==> flow/design.v (excerpt) <==
module as2650(
	input reset,
	output [12:0] adr,
	input [7:0] dbus_in,
	output [7:0] dbus_out,
	output oeb,
	output rw,
	output opreq,
	output wrp,
	output m_io,
	output d_c,
	input sense,
	output flag,
	input clk
);
Size: about 4500 cells after synthesis, ~39 I/O pins, roughly 0.030 mm^2 of cells after synthesis.
clock: 4.06 ns
lec_check: 0
abc_area: 1
cap_margin: 15
cell_pad_in_sites_detail_placement: 0
cell_pad_in_sites_global_placement: 0
core_aspect_ratio: 0.89
core_margin: 2
core_utilization: 72
cts_cluster_diameter: 240
cts_cluster_size: 14
hold_slack_margin: 0.17
place_density_lb_addon: 0.2
setup_slack_margin: -0.03
slew_margin: 40
run.sh (not shown) runs the stock make flow with config.mk's settings and CLKGATE_MAP_FILE=.
The first run failed in global routing (5_1_grt).
Edit:
Settings changed: CTS_CLUSTER_DIAMETER 240 to 28, SETUP_SLACK_MARGIN -0.03 to 0.98, SLEW_MARGIN 40 to 0.
After rerunning:
- The new run did not get past clock tree synthesis (4_1_cts)
- synthesized cell count stays the same
- die size stays the same
- area after synthesis does not change
Edit:
Settings changed: ABC_AREA 1 to unset, CAP_MARGIN 15 to 20, CELL_PAD_IN_SITES_DETAIL_PLACEMENT 0 to unset, CELL_PAD_IN_SITES_GLOBAL_PLACEMENT 0 to unset, CORE_ASPECT_RATIO 0.89 to unset, CORE_UTILIZATION 72 to 40, CTS_CLUSTER_DIAMETER 28 to unset, CTS_CLUSTER_SIZE 14 to unset, HOLD_SLACK_MARGIN 0.17 to unset, PLACE_DENSITY_LB_ADDON 0.2 to unset, SETUP_SLACK_MARGIN 0.98 to unset, SLEW_MARGIN 0 to 20.
Clock period 4.06 ns to 7.24 ns, I/O delays scaled along.
Result: This time the run finished clean. Synthesized cell count falls by 20%. Die area is higher by 73%. Area after synthesis fell by 2.8%.

========
as2650 again, from the RTL that the note above started with.
export LEC_CHECK = 0
export ABC_AREA = 1
export CAP_MARGIN = 15
export CELL_PAD_IN_SITES_DETAIL_PLACEMENT = 0
export CELL_PAD_IN_SITES_GLOBAL_PLACEMENT = 1
export CORE_ASPECT_RATIO = 1.68
export CORE_MARGIN = 2
export CORE_UTILIZATION = 55
export CTS_CLUSTER_DIAMETER = 240
export HOLD_SLACK_MARGIN = 0.17
export PLACE_DENSITY_LB_ADDON = 0.15
export SETUP_SLACK_MARGIN = -0.03
export SLEW_MARGIN = 20
export TNS_END_PERCENT = 5
create_clock -name core_clock -period 4.95 [get_ports {clk}]
The starting point did not get past global routing with GRT-0116.
Rerun with:
--- a/flow/config.mk
+++ b/flow/config.mk
@@ -11,2 +11,2 @@
-export CELL_PAD_IN_SITES_GLOBAL_PLACEMENT = 1
-export CORE_ASPECT_RATIO = 1.68
+export CELL_PAD_IN_SITES_GLOBAL_PLACEMENT = 0
+export CORE_ASPECT_RATIO = 1.93
@@ -14 +14 @@
-export CORE_UTILIZATION = 55
+export CORE_UTILIZATION = 72
@@ -15,0 +16 @@
+export CTS_CLUSTER_SIZE = 14
@@ -17 +18 @@
-export PLACE_DENSITY_LB_ADDON = 0.15
+export PLACE_DENSITY_LB_ADDON = 0.25
@@ -19,2 +20 @@
-export SLEW_MARGIN = 20
-export TNS_END_PERCENT = 5
+export SLEW_MARGIN = 40
==> flow/constraint.sdc (replaced) <==
create_clock -name core_clock -period 4.27 [get_ports {clk}]
set_input_delay 0.8540 -clock core_clock [delete_from_list [all_inputs] [get_ports {clk}]]
set_output_delay 0.8540 -clock core_clock [all_outputs]
set_load 0.01 [all_outputs]
What happened: The new run stopped in global routing on GRT-0116; die size went down by a quarter to a third; area after synthesis does not change; synthesized cell count is unchanged.
Rerun with:
==> flow/config.mk (replaced) <==
export PLATFORM = sky130hd
export DESIGN_NAME = as2650
export DESIGN_NICKNAME = as2650
export VERILOG_FILES = /design/flow/design.v
export SDC_FILE = /design/flow/constraint.sdc
export NUM_CORES = 4
export LEC_CHECK = 0
export CAP_MARGIN = 20
export CORE_MARGIN = 2
export CORE_UTILIZATION = 64
export MAX_ROUTING_LAYER = met4
export SETUP_SLACK_MARGIN = 1.97
export SLEW_MARGIN = 20
==> flow/constraint.sdc (replaced) <==
create_clock -name core_clock -period 8.0 [get_ports {clk}]
set_input_delay 1.6000 -clock core_clock [delete_from_list [all_inputs] [get_ports {clk}]]
set_output_delay 1.6000 -clock core_clock [all_outputs]
set_load 0.01 [all_outputs]
The new run finished with timing, DRC and antenna clean.
Synthesized area is lower by 2.8%.
Die area increases by 9.0%.
Synthesized cell count shrinks by 20%.
Rerun with:
--- a/flow/config.mk
+++ b/flow/config.mk
@@ -7,0 +8 @@
+export ABC_AREA = 1
@@ -10,3 +11,3 @@
-export CORE_UTILIZATION = 64
-export MAX_ROUTING_LAYER = met4
-export SETUP_SLACK_MARGIN = 1.97
+export CORE_UTILIZATION = 70
+export CTS_CLUSTER_SIZE = 31
+export SETUP_SLACK_MARGIN = 1.18
==> flow/constraint.sdc (replaced) <==
create_clock -name core_clock -period 4.48 [get_ports {clk}]
set_input_delay 0.8960 -clock core_clock [delete_from_list [all_inputs] [get_ports {clk}]]
set_output_delay 0.8960 -clock core_clock [all_outputs]
set_load 0.01 [all_outputs]
Result: The new run stopped in global routing. Die area went down by 5.9%. Synthesized area rose by 2.8%. Synthesized cell count rises by 25%.

========
Starting RTL as in the previous note.
make LEC_CHECK=0 ABC_AREA=0 CAP_MARGIN=30 CELL_PAD_IN_SITES_GLOBAL_PLACEMENT=2 CORE_MARGIN=9 CORE_UTILIZATION=50 CTS_CLUSTER_DIAMETER=63 CTS_CLUSTER_SIZE=24 GPL_TIMING_DRIVEN=1 HOLD_SLACK_MARGIN=0.24 MIN_ROUTING_LAYER=met1 SLEW_MARGIN=30 finish   # period 8.0 ns
The first run finished with timing, DRC and antenna clean.
Next try:
- ABC_AREA: 0 -> 1
- CAP_MARGIN: 30 -> 20
- CELL_PAD_IN_SITES_GLOBAL_PLACEMENT: 2 -> default
- CORE_MARGIN: 9 -> 2
- CORE_UTILIZATION: 50 -> 70
- CTS_CLUSTER_DIAMETER: 63 -> default
- CTS_CLUSTER_SIZE: 24 -> 31
- GPL_TIMING_DRIVEN: 1 -> default
- HOLD_SLACK_MARGIN: 0.24 -> default
- MIN_ROUTING_LAYER: met1 -> default
- PLACE_DENSITY_LB_ADDON: default -> 0.2
- SETUP_SLACK_MARGIN: default -> 1.23
- SLEW_MARGIN: 30 -> 20
- clock period: 8.0 -> 4.48 ns (I/O delays scaled with it)
Now the flow never finished: it broke off in global routing (5_1_grt).
Synthesized cell count goes up by 25%.
Synthesized area goes up by 2.8%.
Die area goes down by 34%.
Next try:
- ABC_AREA: 1 -> default
- CORE_UTILIZATION: 70 -> 40
- CTS_CLUSTER_SIZE: 31 -> default
- PLACE_DENSITY_LB_ADDON: 0.2 -> default
- SETUP_SLACK_MARGIN: 1.23 -> default
- clock period: 4.48 -> 8.0 ns (I/O delays scaled with it)
After rerunning:
- The new run finished with timing, DRC and antenna clean
- synthesized area went down by 2.8%
- synthesized cell count went down by 20%
- die size went up by 69%
